==> flow/design.v (excerpt) <==
module finalproject(clk, rst, rows, LEDs, columns, signalout, ss1, ss2, ss3, ss4, ss5, ss6);
make LEC_CHECK=0 CAP_MARGIN=20 CORE_MARGIN=2 CORE_UTILIZATION=40 CTS_CLUSTER_SIZE=36 MAX_ROUTING_LAYER=met4 SLEW_MARGIN=20 finish   # period 10.0 ns
run.sh (not shown) runs the stock make flow with config.mk's settings and CLKGATE_MAP_FILE=.
The starting point went through all stages and came out clean.
==> next run, changes <==
CELL_PAD_IN_SITES_DETAIL_PLACEMENT = 2   (was unset)
CELL_PAD_IN_SITES_GLOBAL_PLACEMENT = 1   (was unset)
CORE_MARGIN = 5   (was 2)
CORE_UTILIZATION = 18   (was 40)
GPL_ROUTABILITY_DRIVEN = 0   (was unset)
GPL_TIMING_DRIVEN = 0   (was unset)
HOLD_SLACK_MARGIN = 0.25   (was unset)
MIN_ROUTING_LAYER = met2   (was unset)
PLACE_DENSITY_LB_ADDON = 0.03   (was unset)
Result:
- synthesized cell count does not change
- sequential share of layout area goes down by 2.6 points
- worst setup slack degrades by 0.68 ns
- count of clock-buffer cells in the layout rises by 19
==> next run, changes <==
ABC_AREA = 1   (was unset)
CELL_PAD_IN_SITES_GLOBAL_PLACEMENT = unset   (was 1)
CORE_MARGIN = 2   (was 5)
CORE_UTILIZATION = 54   (was 18)
CTS_CLUSTER_SIZE = 99   (was 36)
GPL_TIMING_DRIVEN = unset   (was 0)
HOLD_SLACK_MARGIN = 0.01   (was 0.25)
MAX_ROUTING_LAYER = met5   (was met4)
PLACE_DENSITY = 0.6   (was unset)
PLACE_DENSITY_LB_ADDON = unset   (was 0.03)
SLEW_MARGIN = 15   (was 20)
TNS_END_PERCENT = 80   (was unset)
clock period = 5.36 ns   (was 10.0 ns; I/O delays follow)
What happened: The changed run ended with an error in 3_5_place_dp. Die area shrinks by 64%. Area after synthesis grows by 10%. Synthesized cell count grows by 36%.
==> next run, changes <==
ABC_AREA = unset   (was 1)
CELL_PAD_IN_SITES_DETAIL_PLACEMENT = unset   (was 2)
CORE_UTILIZATION = 12   (was 54)
CTS_CLUSTER_SIZE = unset   (was 99)
GPL_ROUTABILITY_DRIVEN = unset   (was 0)
HOLD_SLACK_MARGIN = unset   (was 0.01)
MAX_ROUTING_LAYER = unset   (was met5)
MIN_ROUTING_LAYER = unset   (was met2)
PLACE_DENSITY = unset   (was 0.6)
SLEW_MARGIN = 20   (was 15)
TNS_END_PERCENT = unset   (was 80)
clock period = 12.6 ns   (was 5.36 ns; I/O delays follow)
=> The changed run went through all stages and came out clean; synthesized cell count went down by 27%; die size is higher to 4.0 times its value; synthesized area decreases by 9.2%.


Setup of run A:
finalproject again, from the RTL that the note above started with.
==> flow/config.mk <==
export PLATFORM = sky130hd
export DESIGN_NAME = finalproject
export DESIGN_NICKNAME = finalproject
export VERILOG_FILES = /design/flow/design.v
export SDC_FILE = /design/flow/constraint.sdc
export NUM_CORES = 4
export LEC_CHECK = 0
export ABC_AREA = 1
export CAP_MARGIN = 20
export CORE_MARGIN = 2
export CORE_UTILIZATION = 70
export SLEW_MARGIN = 20
==> flow/constraint.sdc <==
create_clock -name core_clock -period 2.54 [get_ports {clk}]
set_input_delay 0.5080 -clock core_clock [delete_from_list [all_inputs] [get_ports {clk}]]
set_output_delay 0.5080 -clock core_clock [all_outputs]
set_load 0.01 [all_outputs]
Run A did not finish; the tool stopped in 5_1_grt with error GRT-0232.
Modified inputs, run B compared to run A
- putting CORE_ASPECT_RATIO at 1.77 where nothing was set
- putting PLACE_DENSITY at 0.36 where nothing was set
- putting SETUP_SLACK_MARGIN at 0.6 where nothing was set
- swapping 70 for 71 in CORE_UTILIZATION
- swapping 2.54 for 5.08 in the clock period (ns, I/O delays scaled along)
Notes after the runs:
- Synthesized cell count: run A vs run B identical
- Cell area after placement, run B and run A: larger value in run A
- Worst setup slack before clock tree synthesis in run B vs run A: up 1.80 ns
- The flow did not stop early for run B: all stages ran, and the layout cleared the timing, DRC and antenna checks.
- Maximum level of the CTS H-tree: run B vs run A down 1
- Compared run B vs run A, and row count is up in run B.
- Compared with run A, run B shows placed wire-length estimate that has gone up slightly.
#### Input delta (run C over run B)
- removing SETUP_SLACK_MARGIN (formerly 0.6)
- changing CORE_UTILIZATION from 71 to 40
- removing ABC_AREA (formerly 1)
- removing CORE_ASPECT_RATIO (formerly 1.77)
- removing PLACE_DENSITY (formerly 0.36)
- changing the clock period (ns, I/O delays scaled along) from 5.08 to 4.49
Notes after the runs:
Re non-clock buffer count: run B was lower than run C. The setup slack of run C falls short of that of run B by 0.92 ns. Capturing instance or port of the critical path = kwt.LEDs[9]$_SDFFE_PP0P_: run C; capturing instance or port of the critical path = rd.f1[2]$_SDFFE_PP1P_: run B. Run C against run B: total standard cell area after synthesis moved down; final core utilization moved down.


lane 1:
Starting RTL as in the previous note.
export LEC_CHECK = 0
export CAP_MARGIN = 20
export CORE_MARGIN = 2
export CORE_UTILIZATION = 70
export CTS_CLUSTER_SIZE = 36
export SETUP_SLACK_MARGIN = 0.47
export SLEW_MARGIN = 20
create_clock -name core_clock -period 3.32 [get_ports {clk}]
Lane 1: aborted in global routing (tool error)
The following lists how lane 2 was set up differently from lane 1:
--- a/flow/config.mk
+++ b/flow/config.mk
@@ -6,8 +6,13 @@
 export NUM_CORES = 4
 export LEC_CHECK = 0
+export ABC_AREA = 0
 export CAP_MARGIN = 20
 export CORE_MARGIN = 2
-export CORE_UTILIZATION = 70
-export CTS_CLUSTER_SIZE = 36
-export SETUP_SLACK_MARGIN = 0.47
+export CORE_UTILIZATION = 22
+export CTS_CLUSTER_DIAMETER = 49
+export CTS_CLUSTER_SIZE = 68
+export GPL_ROUTABILITY_DRIVEN = 0
+export MAX_ROUTING_LAYER = met4
+export PLACE_DENSITY_LB_ADDON = 0.08
+export SETUP_SLACK_MARGIN = -0.08
 export SLEW_MARGIN = 20
==> flow/constraint.sdc <==
create_clock -name core_clock -period 5.8 [get_ports {clk}]
set_input_delay 1.1600 -clock core_clock [delete_from_list [all_inputs] [get_ports {clk}]]
set_output_delay 1.1600 -clock core_clock [all_outputs]
set_load 0.01 [all_outputs]
Results
Every stage of the flow completed for lane 2, and the final layout passed the timing, DRC and antenna checks.
The number of register bits inferred by synthesis was comparable across lane 2 and lane 1.
Comparing lane 1 against lane 2, there is no change at all in summed instance area of the synthesized netlist.
Floorplan core area: lane 2 vs lane 1 up 51,000 sq um
Die size delta (lane 2 − lane 1): unfavourable
Between lane 2 and lane 1, it is lane 2 whose setup slack at placement is higher, by 1.75 ns.
From lane 2 to lane 1, total of buffers placed on input and output ports did not move at all.
Going from lane 1 to lane 2, share of synthesized cell area in and-or and or-and compound cells now sits at about the same level, synthesized cell count now sits at about the same level, number of buffers created by CTS now sits higher, chip area estimate from yosys synthesis now sits at about the same level.
The inputs of lane 3 differ from those of lane 2 as listed below.
==> flow/config.mk <==
export PLATFORM = sky130hd
export DESIGN_NAME = finalproject
export DESIGN_NICKNAME = finalproject
export VERILOG_FILES = /design/flow/design.v
export SDC_FILE = /design/flow/constraint.sdc
export NUM_CORES = 4
export LEC_CHECK = 0
export CAP_MARGIN = 20
export CORE_MARGIN = 2
export CORE_UTILIZATION = 70
export CTS_CLUSTER_SIZE = 36
export SLEW_MARGIN = 20
==> flow/constraint.sdc <==
create_clock -name core_clock -period 2.83 [get_ports {clk}]
set_input_delay 0.5660 -clock core_clock [delete_from_list [all_inputs] [get_ports {clk}]]
set_output_delay 0.5660 -clock core_clock [all_outputs]
set_load 0.01 [all_outputs]
[summary]
Status: lane 3 FAILED at global routing (tool error). Of lane 2 and lane 3, the higher pre-CTS setup slack belongs to lane 2. Compared with lane 2, in lane 3 core utilization at floorplan has increased; area of the chip has decreased; placed wire-length estimate has increased; number of buffers inserted by post-CTS setup repair has increased; core outline area has decreased. As far as number of register bits inferred by synthesis is concerned, lane 2 and lane 3 perform about the same.
diff inputs: lane 3 => lane 4
--- a/flow/config.mk
+++ b/flow/config.mk
@@ -8,5 +8,8 @@
 export CAP_MARGIN = 20
 export CORE_MARGIN = 2
-export CORE_UTILIZATION = 70
-export CTS_CLUSTER_SIZE = 36
+export CORE_UTILIZATION = 72
+export CTS_CLUSTER_DIAMETER = 362
+export CTS_CLUSTER_SIZE = 19
+export PLACE_DENSITY_LB_ADDON = 0.06
+export SETUP_SLACK_MARGIN = -0.3
 export SLEW_MARGIN = 20
==> flow/constraint.sdc <==
create_clock -name core_clock -period 3.03 [get_ports {clk}]
set_input_delay 0.6060 -clock core_clock [delete_from_list [all_inputs] [get_ports {clk}]]
set_output_delay 0.6060 -clock core_clock [all_outputs]
set_load 0.01 [all_outputs]
Sort lane 3 and lane 4 by number of setup buffers added after CTS, descending, and lane 3 comes first. | lane 4 | all stages done | FAIL | setup timing |. Compared with lane 3, lane 4 shows weighted congestion reported at the end of routability-driven placement that has gone up slightly. Cmp lane 4 vs lane 3: count of H-tree levels built during CTS lower in lane 4. The die used by lane 4 is smaller than the one used by lane 3. Chip height down 2.2 um in lane 4 wrt lane 3. Diff lane 3..lane 4 | synthesized cell count | unchanged. In lane 4 relative to lane 3, CTS buffer count had gone down by more than a quarter. Cell count after placement: lane 3 and lane 4 compared, lower one is lane 4. Of lane 3 and lane 4, the higher die outline width belongs to lane 3. Lane 4 has total half-perimeter wirelength after legalization and detailed placement below what lane 3 had. Lane 3 and lane 4 ended up with nearly the same sequential fraction of the synthesis area.
diff inputs: lane 4 => lane 5
==> flow/config.mk <==
export PLATFORM = sky130hd
export DESIGN_NAME = finalproject
export DESIGN_NICKNAME = finalproject
export VERILOG_FILES = /design/flow/design.v
export SDC_FILE = /design/flow/constraint.sdc
export NUM_CORES = 4
export LEC_CHECK = 0
export ABC_AREA = 1
export CAP_MARGIN = 20
export CORE_MARGIN = 2
export CORE_UTILIZATION = 70
export CTS_CLUSTER_SIZE = 39
export SLEW_MARGIN = 20
==> flow/constraint.sdc <==
create_clock -name core_clock -period 2.65 [get_ports {clk}]
set_input_delay 0.5300 -clock core_clock [delete_from_list [all_inputs] [get_ports {clk}]]
set_output_delay 0.5300 -clock core_clock [all_outputs]
set_load 0.01 [all_outputs]
==> results <==
Lane 5 completed end to end; final checks failed (setup timing). Changes observed in lane 5 relative to lane 4: post-layout total power shows an increase of about 40%; maximum frequency shows an increase of about 10%; portion of the layout cell area used by non-clock buffers shows a reduction of 3.1 points; total number of cells along the worst setup path shows an increase of 2; register share after synthesis shows a reduction of 3.6 points. Compare lane 5 and lane 4 | portion of total power attributed to combinational logic higher: lane 4. Relative to lane 4, the global-route wire length before repair measured on lane 5 has increased by more than 10%.


Starting RTL as in the previous note.
make LEC_CHECK=0 CAP_MARGIN=20 CORE_MARGIN=2 CORE_UTILIZATION=51 SLEW_MARGIN=20 finish   # period 4.49 ns
Change:
Settings changed: CORE_UTILIZATION 51 to 72, CTS_CLUSTER_SIZE from default to 47, PLACE_DENSITY from default to 0.67.
Clock period 4.49 ns to 3.23 ns, I/O delays scaled along.
Result: With this change the flow finished with setup timing left; total power climbs by a quarter to a third; area after synthesis does not change; count of clock-buffer cells in the layout fell by 7; worst setup slack loses 0.79 ns; wire length went up by a quarter to a third; global-route usage rises by 13 points.
Change:
Settings changed: ABC_AREA from default to 1, CORE_ASPECT_RATIO from default to 1.78, CORE_UTILIZATION 72 to 71, CTS_CLUSTER_SIZE 47 to default, PLACE_DENSITY 0.67 to 0.36, SETUP_SLACK_MARGIN from default to 0.61.
Clock period 3.23 ns to 5.08 ns, I/O delays scaled along.
=> Now the flow passed the timing, DRC and antenna checks. Core utilization went down by 12 points. Via count rose by a few percent. Critical path depth rises by 1. Wire length fell by roughly a tenth.
Change:
Settings changed: ABC_AREA 1 to default, CORE_ASPECT_RATIO 1.78 to default, CORE_UTILIZATION 71 to 66, PLACE_DENSITY 0.36 to default, SETUP_SLACK_MARGIN 0.61 to default.
Clock period 5.08 ns to 3.32 ns, I/O delays scaled along.
=>
- With this change the flow finished with setup timing left
- count of clock-buffer cells in the layout grows by 13
- global-route usage shrinks by 1.9 points
- wire length shrinks by a few percent


The RTL this note starts from:
==> flow/design.v <==
module finalproject(clk, rst, rows, LEDs, columns, signalout, ss1, ss2, ss3, ss4, ss5, ss6);
input [3:0] rows;  
input clk;  
input rst;  
output [9:0] LEDs;  
output [3:0] columns;  
output signalout;  
output [6:0] ss1, ss2, ss3, ss4, ss5, ss6;  
wire [31:0] countlow, counthigh;  
keypadwithtones kwt(.rows(rows), .clk(clk), .rst(rst), .LEDs(LEDs), .columns(columns), .countlow(countlow), .counthigh(counthigh));
rotatingdisplay rd(.clk(clk), .rst(rst), .ss1(ss1), .ss2(ss2), .ss3(ss3), .ss4(ss4), .ss5(ss5), .ss6(ss6));
toneprocessor tp(.clk(clk), .rst(rst), .countlow(countlow), .counthigh(counthigh), .signalout(signalout));
endmodule
module keypadwithtones(rows, clk, rst, LEDs, columns, countlow, counthigh);
input [3:0] rows; 
input clk;
input rst;
output [9:0] LEDs;
reg [9:0] LEDs;
output [3:0] columns;
reg [3:0] columns;
reg[2:0] progress, colprogress;   
reg [3:0] val1, val2;  
reg [15:0] button1, button2;  
reg [31:0] counter;  
output [31:0] countlow, counthigh;
reg [31:0] countlow, counthigh;
always @(posedge clk) begin  
if (rst) begin
LEDs = 10'b00_0000_0000;   
progress = 3'b000;  
colprogress = 3'b000;  
counter = 0;  
columns = 4'b1110;  
val1 = 4'b0000;
val2 = 4'b0000;
button1 = 16'h0000;
button2 = 16'h0000;
countlow = 1136;  
counthigh = 2272;
end else begin
case(progress) 
3'b000: begin  
case(columns)  
4'b1110: begin 
val1 = ~rows;  
button1 = val1;
columns = 4'b1101;  
end
4'b1101: begin
val1 = ~rows;  
button1 = button1 << 4;  
button1 = button1 + val1;  
columns = 4'b1011;  
end
4'b1011: begin 
val1 = ~rows;  
button1 = button1 << 4;  
button1 = button1 + val1;  
columns = 4'b0111;  
end
4'b0111: begin
val1 = ~rows;  
button1 = button1 << 4;  
button1 = button1 + val1;  
columns = 4'b1110;  
progress = 3'b001;  
end
endcase
end
3'b001: begin   
counter = counter + 1'b1;
if (counter >= 500) begin   
case(columns)  
4'b1110: begin
val2 = ~rows;
button2 = val2;
columns = 4'b1101;
end
4'b1101: begin
val2 = ~rows;
button2 = button2 << 4;
button2 = button2 + val2;
columns = 4'b1011;
end
4'b1011: begin
val2 = ~rows;
button2 = button2 << 4;
button2 = button2 + val2;
columns = 4'b0111;
end
4'b0111: begin
val2 = ~rows;
button2 = button2 << 4;
button2 = button2 + val2;
columns = 4'b1110;
counter = 0;
progress = 3'b010;
end
endcase
end
end
3'b010: begin   
if ((button1 == button2) && (button1 != 16'h0000)) begin  
case(button1)  
	16'h80: begin  
	countlow = 1136;
   counthigh = 2272;
	end
	16'h1: begin  
	LEDs = LEDs + 1'b1;
	countlow = 47755;
	counthigh = 95510;
	end
	16'h10: begin  
	LEDs = LEDs + 2'b10;
		countlow = 42565;
		counthigh = 85131;
	end
	16'h100: begin  
	LEDs = LEDs + 2'b11;
		countlow = 37921;
		counthigh = 75842;
	end
	16'h2: begin  
	LEDs = LEDs + 3'b100;
	countlow = 35803;
   counthigh = 71606;
	end
	16'h20: begin  
	LEDs = LEDs + 3'b101;
		countlow = 31888;
		counthigh = 63776;
	end
	16'h200: begin  
	LEDs = LEDs + 3'b110;
		countlow = 28409;
		counthigh = 56818;
	end
	16'h4: begin  
	LEDs = LEDs + 3'b111;
		countlow = 25390;
		counthigh = 50619;
	end
	16'h40: begin  
	LEDs = LEDs + 4'b1000;
		countlow = 23889;
		counthigh = 47778;
	end
	16'h400: begin  
	LEDs = LEDs + 4'b1001;
		countlow = 21282;
		counthigh = 42564;
	end
	16'h1000: begin  
	LEDs = LEDs + 4'b1010;
		countlow = 18960;
		counthigh = 37921;
	end
	16'h2000: begin  
	LEDs = LEDs + 4'b1011;
		countlow = 17896;
		counthigh = 35793;
	end
	16'h4000: begin  
	LEDs = LEDs + 4'b1100;
		countlow = 15943;
		counthigh = 31887;
	end
	16'h8000: begin  
	LEDs = LEDs + 4'b1101;
		countlow = 14204;
		counthigh = 28409;
	end
	16'h8: begin  
	LEDs = LEDs + 4'b1110;
		countlow = 12651;
		counthigh = 25303;
	end
	16'h800: begin  
	LEDs = LEDs + 4'b1111;
		countlow = 11944;
		counthigh = 23889;
	end
	endcase
progress = 3'b011;  
end else progress = 3'b000;  
end
3'b011: begin
counter = counter + 1'b1;
if (counter >= 5000) begin  
case(columns)  
4'b1110: begin
val2 = ~rows;
button2 = val2;
columns = 4'b1101;
end
4'b1101: begin
val2 = ~rows;
button2 = button2 << 4;
button2 = button2 + val2;
columns = 4'b1011;
end
4'b1011: begin
val2 = ~rows;
button2 = button2 << 4;
button2 = button2 + val2;
columns = 4'b0111;
end
4'b0111: begin
val2 = ~rows;
button2 = button2 << 4;
button2 = button2 + val2;
columns = 4'b1110;
counter = 0;
progress = 3'b100;
end
endcase
end
end
3'b100: begin
if (button2 == 16'h0000) begin  
progress = 3'b000;  
countlow = 1136;  
counthigh = 2272;
end else progress = 3'b011;  
end
endcase 
end
end
endmodule 
module toneprocessor(clk, rst, countlow, counthigh, signalout);
output signalout;
reg signalout;
input clk;
input rst;
input [31:0] countlow, counthigh;
reg [31:0] onesecond, mycounter;
reg [3:0] progress;
always@(posedge clk) begin
if (rst) begin
signalout=0;  
onesecond = 100000000;  
mycounter = 0;  
progress = 4'b0000;  
end else begin
case(progress)
default: begin              
			end
4'b0000: begin
	mycounter = mycounter + 1'b1;  
	if (mycounter < countlow) begin  
	signalout = 0;  
	end
	else begin
	progress = 4'b0001;  
	end
end
4'b0001: begin
	mycounter = mycounter + 1'b1;  
	if ((mycounter >= countlow) && (mycounter < counthigh)) begin 
	signalout = 1;  
	end
	else begin
	progress = 4'b0010;  
	end
end
4'b0010: begin
	mycounter = mycounter + 1'b1;  
	if (mycounter >= counthigh) begin  
	signalout = 0;  
	mycounter = 0;  
	end
	else begin
	progress = 4'b0000;  
	end
end
endcase
end
end
endmodule 
module rotatingdisplay(clk, rst, ss1, ss2, ss3, ss4, ss5, ss6);
input clk;  
input rst;
output reg [6:0] ss1, ss2, ss3, ss4, ss5, ss6;  
reg [31:0] counter;  
reg [6:0] g,e,r1,r2,i,f1,o,x,f2,a,l1,l2,two1,zero1,two2,zero2,start;  
always @(posedge clk) begin  
if (rst) begin
counter = 0;
start = 7'b0000000;
ss1 = 7'hFF;
ss2 = 7'hFF;
ss3 = 7'hFF;
ss4 = 7'hFF;
ss5 = 7'hFF;
ss6 = 7'hFF;
g = 7'b0010000;
e = 7'b0000110;
r1 = 7'b1001110;
r2 = 7'b1001110;
i = 7'b1111001;
f1 = 7'b0001110;
o = 7'b1000000;
x = 7'b0001001;
f2 = 7'b0001110;
a = 7'b0001000;
l1 = 7'b1000111;
l2 = 7'b1000111;
two1 = 7'b0100100;
zero1 = 7'b1000000;
two2 = 7'b0100100;
zero2 = 7'b1000000;
end else begin
counter = counter + 1'b1;
if (counter >= 50000) begin  
counter = 0;  
ss6 = ss5;
ss5 = ss4;
ss4 = ss3;
ss3 = ss2;
ss2 = ss1;
ss1 = g;  
start = g;
g = e;
e = r1;
r1 = r2;
r2 = i;
i = f1;
f1 = o;
o = x;
x = f2;
f2 = a;
a = l1;
l1 = l2;
l2 = two1;
two1 = zero1;
zero1 = two2;
two2 = zero2;
zero2 = start;
end
end
end
endmodule
clock: 2.8 ns
lec_check: 0
cap_margin: 20
cell_pad_in_sites_global_placement: 3
core_margin: 10
core_utilization: 65
cts_cluster_diameter: 302
cts_cluster_size: 23
min_routing_layer: met2
place_density_lb_addon: 0.17
setup_slack_margin: -0.11
slew_margin: 20
tns_end_percent: 5
The starting point ended with an error in global placement without I/O (FLW-0024).
Then changed:
==> flow/config.mk (replaced) <==
export PLATFORM = sky130hd
export DESIGN_NAME = finalproject
export DESIGN_NICKNAME = finalproject
export VERILOG_FILES = /design/flow/design.v
export SDC_FILE = /design/flow/constraint.sdc
export NUM_CORES = 4
export LEC_CHECK = 0
export CAP_MARGIN = 20
export CORE_MARGIN = 2
export CORE_UTILIZATION = 40
export SETUP_SLACK_MARGIN = -0.19
export SLEW_MARGIN = 20
==> flow/constraint.sdc (replaced) <==
create_clock -name core_clock -period 4.49 [get_ports {clk}]
set_input_delay 0.8980 -clock core_clock [delete_from_list [all_inputs] [get_ports {clk}]]
set_output_delay 0.8980 -clock core_clock [all_outputs]
set_load 0.01 [all_outputs]
This time the run completed without violations.
Synthesized cell count does not change.
Die size is higher by 33%.
Synthesized area stays the same.
Power is estimated from default activity; no workload was simulated.
